Setup of main:
## apb_top
module apb_top(
    input        pclk,
    input        presetn,
    input        start,
    input        write,
    input [31:0] addr,
    input [31:0] wdata,
    input [3:0]  strb,
    input [2:0]  prot,
    output [31:0] rdata,
    output        done,
    output        error
);
For scale: about 1200 cells after synthesis, roughly 430 flip-flops, about 110 I/O pins.
export LEC_CHECK = 0
export ABC_AREA = 0
export CAP_MARGIN = 30
export CORE_ASPECT_RATIO = 1.03
export CORE_MARGIN = 2
export CORE_UTILIZATION = 70
export CTS_CLUSTER_DIAMETER = 356
export CTS_CLUSTER_SIZE = 14
export GPL_ROUTABILITY_DRIVEN = 1
export PLACE_DENSITY_LB_ADDON = 0.05
export SETUP_SLACK_MARGIN = 0.37
export SLEW_MARGIN = 30
create_clock -name core_clock -period 2.42 [get_ports {pclk}]
run.sh (not shown) runs the stock make flow with config.mk's settings and CLKGATE_MAP_FILE=.
The flow did not stop early for main: all stages ran, and the layout cleared the timing, DRC and antenna checks.
Relative to main, the following input files were edited for the feature branch:
- CAP_MARGIN now 0, was 30
- CORE_UTILIZATION now 72, was 70
- SETUP_SLACK_MARGIN now -0.18, was 0.37
- CTS_CLUSTER_SIZE now 15, was 14
- the clock period (ns, I/O delays scaled along) now 1.71, was 2.42
==> results <==
The feature branch: flow complete, layout not clean; failing: negative setup slack. Diff main..the feature branch | final number of hold-violating endpoints | unchanged. On first-pass GRT wire length, the lower figure sits with main, not the feature branch. On the feature branch: clock skew is 4.0 ps higher than what main gave.

Setup of run 1:
The RTL this note starts from:
==> flow/design.v <==
`timescale 1ns / 1ps
module apb_master(
    input pclk, presetn, pready, pslverr, 
    input [31:0] prdata,wdata,addr,
    input start,write,
    input [3:0] strb,
    input [2:0] prot,
    output reg psel,penable,pwrite,
    output reg [31:0] paddr,pwdata,
    output reg [3:0] pstrb,
    output reg [2:0] pprot,
    output reg done,error,
    output reg [31:0] rdata
    );
    parameter idle=2'b00,
              setup=2'b01,
              access=2'b10;
    reg [1:0] state, next;  
    always @(posedge pclk, negedge presetn) 
    begin
        if(!presetn) state<=idle;
        else state<=next;
    end 
    always @(*) begin
        case(state)
        idle: next = start?setup:idle;
        setup: next = access;
        access: next=pready?idle:access;
        default: next=idle;
    endcase    
    end 
    always @(posedge pclk,negedge presetn)
    begin
        if(!presetn) begin
        psel<=0;
        penable<=0;
        done<=0;
        error<=0;
        paddr <= 0;
        pwrite <= 0;
        pwdata <= 0;
        pstrb <= 0;
        pprot <= 0;
        rdata <= 0;
        end else begin
        case(state)
        idle: begin
            done<=0;
            error<=0;
            psel<=0;
            penable<=0;
        end
        setup: begin
            psel<=1;
            penable<=0;
            paddr<=addr;
            pwrite<=write;
            pwdata<=wdata;
            pstrb<=strb;
            pprot<=prot;
        end
        access: begin
            penable<=1;
            if(pready) begin
                done<=1;
                error<=pslverr;
                if(!write) rdata<=prdata;
            end
        end
    endcase
    end
    end      
endmodule
`timescale 1ns / 1ps
module apb_slave #(
    parameter base_addr = 32'h0000_0000
)(
    input         pclk,
    input         presetn,
    input         psel,
    input         penable,
    input         pwrite,
    input  [31:0] paddr,
    input  [31:0] pwdata,
    input  [3:0]  pstrb,
    input  [2:0]  pprot,
    output reg [31:0] prdata,
    output reg        pready,
    output reg        pslverr
);
    reg [31:0] regfile [0:3];
    wire [1:0] reg_sel    = paddr[3:2];
    wire       addr_valid = (paddr[31:4] == base_addr[31:4]);
    always @(posedge pclk or negedge presetn) begin
        if (!presetn) begin
            pready <= 0;
        end else begin
            pready <= (psel && penable);  
        end
    end
    always @(posedge pclk or negedge presetn) begin
        if (!presetn) begin
            pslverr <= 0;
        end else if (psel && penable) begin
            pslverr <= ~addr_valid;
        end else begin
            pslverr <= 0;
        end
    end
    always @(posedge pclk or negedge presetn) begin
        if (!presetn) begin
            regfile[0] <= 0;
            regfile[1] <= 0;
            regfile[2] <= 0;
            regfile[3] <= 0;
        end else if (psel && penable && pwrite && addr_valid) begin
            if (pstrb[0]) regfile[reg_sel][7:0]   <= pwdata[7:0];
            if (pstrb[1]) regfile[reg_sel][15:8]  <= pwdata[15:8];
            if (pstrb[2]) regfile[reg_sel][23:16] <= pwdata[23:16];
            if (pstrb[3]) regfile[reg_sel][31:24] <= pwdata[31:24];
        end
    end
    always @(posedge pclk or negedge presetn) begin
        if (!presetn) begin
            prdata <= 0;
        end else if (psel && penable && !pwrite && addr_valid) begin
            prdata <= regfile[reg_sel];
        end
    end
endmodule
`timescale 1ns / 1ps
module apb_top(
    input        pclk,
    input        presetn,
    input        start,
    input        write,
    input [31:0] addr,
    input [31:0] wdata,
    input [3:0]  strb,
    input [2:0]  prot,
    output [31:0] rdata,
    output        done,
    output        error
);
    wire        psel;
    wire        penable;
    wire        pwrite;
    wire [31:0] paddr;
    wire [31:0] pwdata;
    wire [3:0]  pstrb;
    wire [2:0]  pprot;
    wire [31:0] prdata_int;
    wire        pready_int;
    wire        pslverr_int;
    wire psel0 = psel && (paddr[31:12] == 20'h00000);   
    wire psel1 = psel && (paddr[31:12] == 20'h0001);   
    wire [31:0] prdata0;
    wire        pready0;
    wire        pslverr0;
    wire [31:0] prdata1;
    wire        pready1;
    wire        pslverr1;
    assign prdata_int = psel0 ? prdata0
                      : psel1 ? prdata1
                      : 32'h0000_0000;
    assign pready_int = psel0 ? pready0
                      : psel1 ? pready1
                      : penable;
    assign pslverr_int= psel0 ? pslverr0
                      : psel1 ? pslverr1
                      : 1'b1;
    apb_master master (
        .pclk    (pclk),
        .presetn (presetn),
        .start   (start),
        .write   (write),
        .addr    (addr),
        .wdata   (wdata),
        .strb    (strb),
        .prot    (prot),
        .psel    (psel),
        .penable (penable),
        .pwrite  (pwrite),
        .paddr   (paddr),
        .pwdata  (pwdata),
        .pstrb   (pstrb),
        .pprot   (pprot),
        .done    (done),
        .error   (error),
        .rdata   (rdata),
        .prdata  (prdata_int),
        .pready  (pready_int),
        .pslverr (pslverr_int)
    );
    apb_slave #(.base_addr(32'h0000_0000)) slave0 (
        .pclk    (pclk),
        .presetn (presetn),
        .psel    (psel0),
        .penable (penable),
        .pwrite  (pwrite),
        .paddr   (paddr),
        .pwdata  (pwdata),
        .pstrb   (pstrb),
        .pprot   (pprot),
        .prdata  (prdata0),
        .pready  (pready0),
        .pslverr (pslverr0)
    );
    apb_slave #(.base_addr(32'h0000_1000)) slave1 (
        .pclk    (pclk),
        .presetn (presetn),
        .psel    (psel1),
        .penable (penable),
        .pwrite  (pwrite),
        .paddr   (paddr),
        .pwdata  (pwdata),
        .pstrb   (pstrb),
        .pprot   (pprot),
        .prdata  (prdata1),
        .pready  (pready1),
        .pslverr (pslverr1)
    );
endmodule
clock: 5.04 ns
lec_check: 0
abc_area: 1
cap_margin: 0
cell_pad_in_sites_detail_placement: 1
core_aspect_ratio: 1.01
core_margin: 4
core_utilization: 16
cts_cluster_diameter: 173
cts_cluster_size: 12
gpl_routability_driven: 1
hold_slack_margin: 0.29
max_routing_layer: met4
min_routing_layer: met1
place_density_lb_addon: 0.29
setup_slack_margin: 0.43
slew_margin: 30
tns_end_percent: 15
Inputs modified between run 1 and run 2:
Settings: CAP_MARGIN now 20, was 0; MAX_ROUTING_LAYER no longer set, was met4; CORE_ASPECT_RATIO no longer set, was 1.01; SETUP_SLACK_MARGIN no longer set, was 0.43; CTS_CLUSTER_DIAMETER no longer set, was 173; CORE_MARGIN now 2, was 4; CELL_PAD_IN_SITES_DETAIL_PLACEMENT no longer set, was 1; PLACE_DENSITY_LB_ADDON no longer set, was 0.29; TNS_END_PERCENT now 5, was 15; CTS_CLUSTER_SIZE no longer set, was 12; CORE_UTILIZATION now 68, was 16; HOLD_SLACK_MARGIN no longer set, was 0.29; MIN_ROUTING_LAYER no longer set, was met1; SLEW_MARGIN now 20, was 30; GPL_ROUTABILITY_DRIVEN no longer set, was 1; the clock period (ns, I/O delays scaled along) now 1.63, was 5.04.
[summary]
- Going from run 1 to run 2, count of clock-net buffers in the final layout grew by more than a quarter.
- Run 2 completed end to end; final checks failed (setup timing).
- The final reports for run 2 and run 1 show power per unit of standard cell area higher in the former.
- met3 track demand over resource in global routing was lower in run 1 than in run 2.
- Between run 1 and run 2, final critical delay including setup and external delays is higher for run 1, run 2 comes in under that.
## Diff of input files: run 3 against run 2
Settings: TNS_END_PERCENT removed (was 5); ABC_AREA removed (was 1); CORE_UTILIZATION changed from 68 to 70; CTS_CLUSTER_SIZE newly set to 32; the clock period (ns, I/O delays scaled along) changed from 1.63 to 1.67.
Notes after the runs:
Final checks on run 3, whose flow otherwise completed, came back failing, citing setup timing. Mux share of post-synthesis cell area, run 2 and run 3: higher on run 3. [compare] base=run 2 new=run 3: number of signal-net inverters in the final layout lower; via count lower. Going from run 2 to run 3, the post-synthesis instance area was found to have gone up by 870 µm². Run 2 reports its startpoint of the most critical setup path as master.paddr[27] while run 3 reports master.paddr[13]. The number of tap cells inserted reported for run 3 is greater than that of run 2 by about 1.8%.
Relative to run 3, the following input files were edited for run 4:
Settings: a change of CTS_CLUSTER_SIZE from 32 to 23; an added CTS_CLUSTER_DIAMETER of 201; a change of CORE_UTILIZATION from 70 to 40; an added MIN_ROUTING_LAYER of met2; a change of the clock period (ns, I/O delays scaled along) from 1.67 to 4.0.
==> results <==
Run 4 did not stop at any stage, and its layout met the timing, DRC and antenna checks. Taking run 3 as the reference point, the number of cells on the worst reg-to-reg path of run 4 falls by 4. Combinational share of cell area: lower on run 3. Run 4 has final worst hold slack below what run 3 had. Number of non-filler instances in the completed layout in run 4 vs run 3: up 85. As of run 4, power had fallen by more than half compared to run 3. When run 4 is set beside run 3, its worst slew margin relative to its limit turns out to be 31 points smaller. Of run 4 and run 3, the lower sequential power belongs to run 4. The run showing the greater tap cell count is run 4. Run 4 ends up with higher detailed-route via count than run 3 does. The run with more setup slack is run 4; run 3 has less. Going from run 3 to run 4, clock network area share shrinks by 2.6 points.
diff inputs: run 4 => run 5
Settings: a change of CTS_CLUSTER_SIZE from 23 to 30; a deleted MIN_ROUTING_LAYER that had been met2; a change of CTS_CLUSTER_DIAMETER from 201 to 242; a change of CORE_UTILIZATION from 40 to 67; a change of the clock period (ns, I/O delays scaled along) from 4.0 to 3.44.
Run 5 was carried through to the last stage, and its layout satisfied the timing, DRC and antenna checks. NOTE: post-placement cell area in run 5 falls short of that of run 4. Routed wire in run 5 totals less than in run 4. Summary of the comparison: measured slew at the worst slew-check pin is higher in run 5, relative to run 4. From run 4 to run 5 the numbers moved as follows: part of the power in the clock network now smaller, tapcell count now smaller. Total via count after detailed routing (run 5 / run 4): 0.75. Looking at run 5 and run 4, the inverter count of the layout excluding clock inverters is a wash. Compared run 5 vs run 4, and full die area is down in run 5. Fraction of standard cell area that is sequential up 0.80 points in run 5 wrt run 4. Detailed placement HPWL on run 5 is ahead of run 4. The higher floorplan-stage core utilization came out of run 5.
Setup changes, run 5 to run 6
Settings: CTS_CLUSTER_DIAMETER: 242 -> unset; SETUP_SLACK_MARGIN: unset -> 0.17; HOLD_SLACK_MARGIN: unset -> 0.3; ABC_AREA: unset -> 1; CORE_UTILIZATION: 67 -> 70; CTS_CLUSTER_SIZE: 30 -> 38; the clock period (ns, I/O delays scaled along): 3.44 -> 1.66.
Notes after the runs:
Status run 6: flow complete, layout not clean - setup timing
Diff run 6 and run 5: area fraction in mux cells higher in run 5
Cell count listed in synth_stat.txt, run 6 and run 5: lower on run 5
Count of clock-buffer cells in the layout (run 6 / run 5): 2.6
Run 6 ended up with a higher area overhead of the layout relative to synthesis than run 5 did.
From run 5 to run 6 the numbers moved as follows: count of inserted antenna diode cells +1; sequential power share -15 points.
Going from run 5 to run 6, power share of the clock group grows by 10 points.
Power and IR drop assume default switching activity.
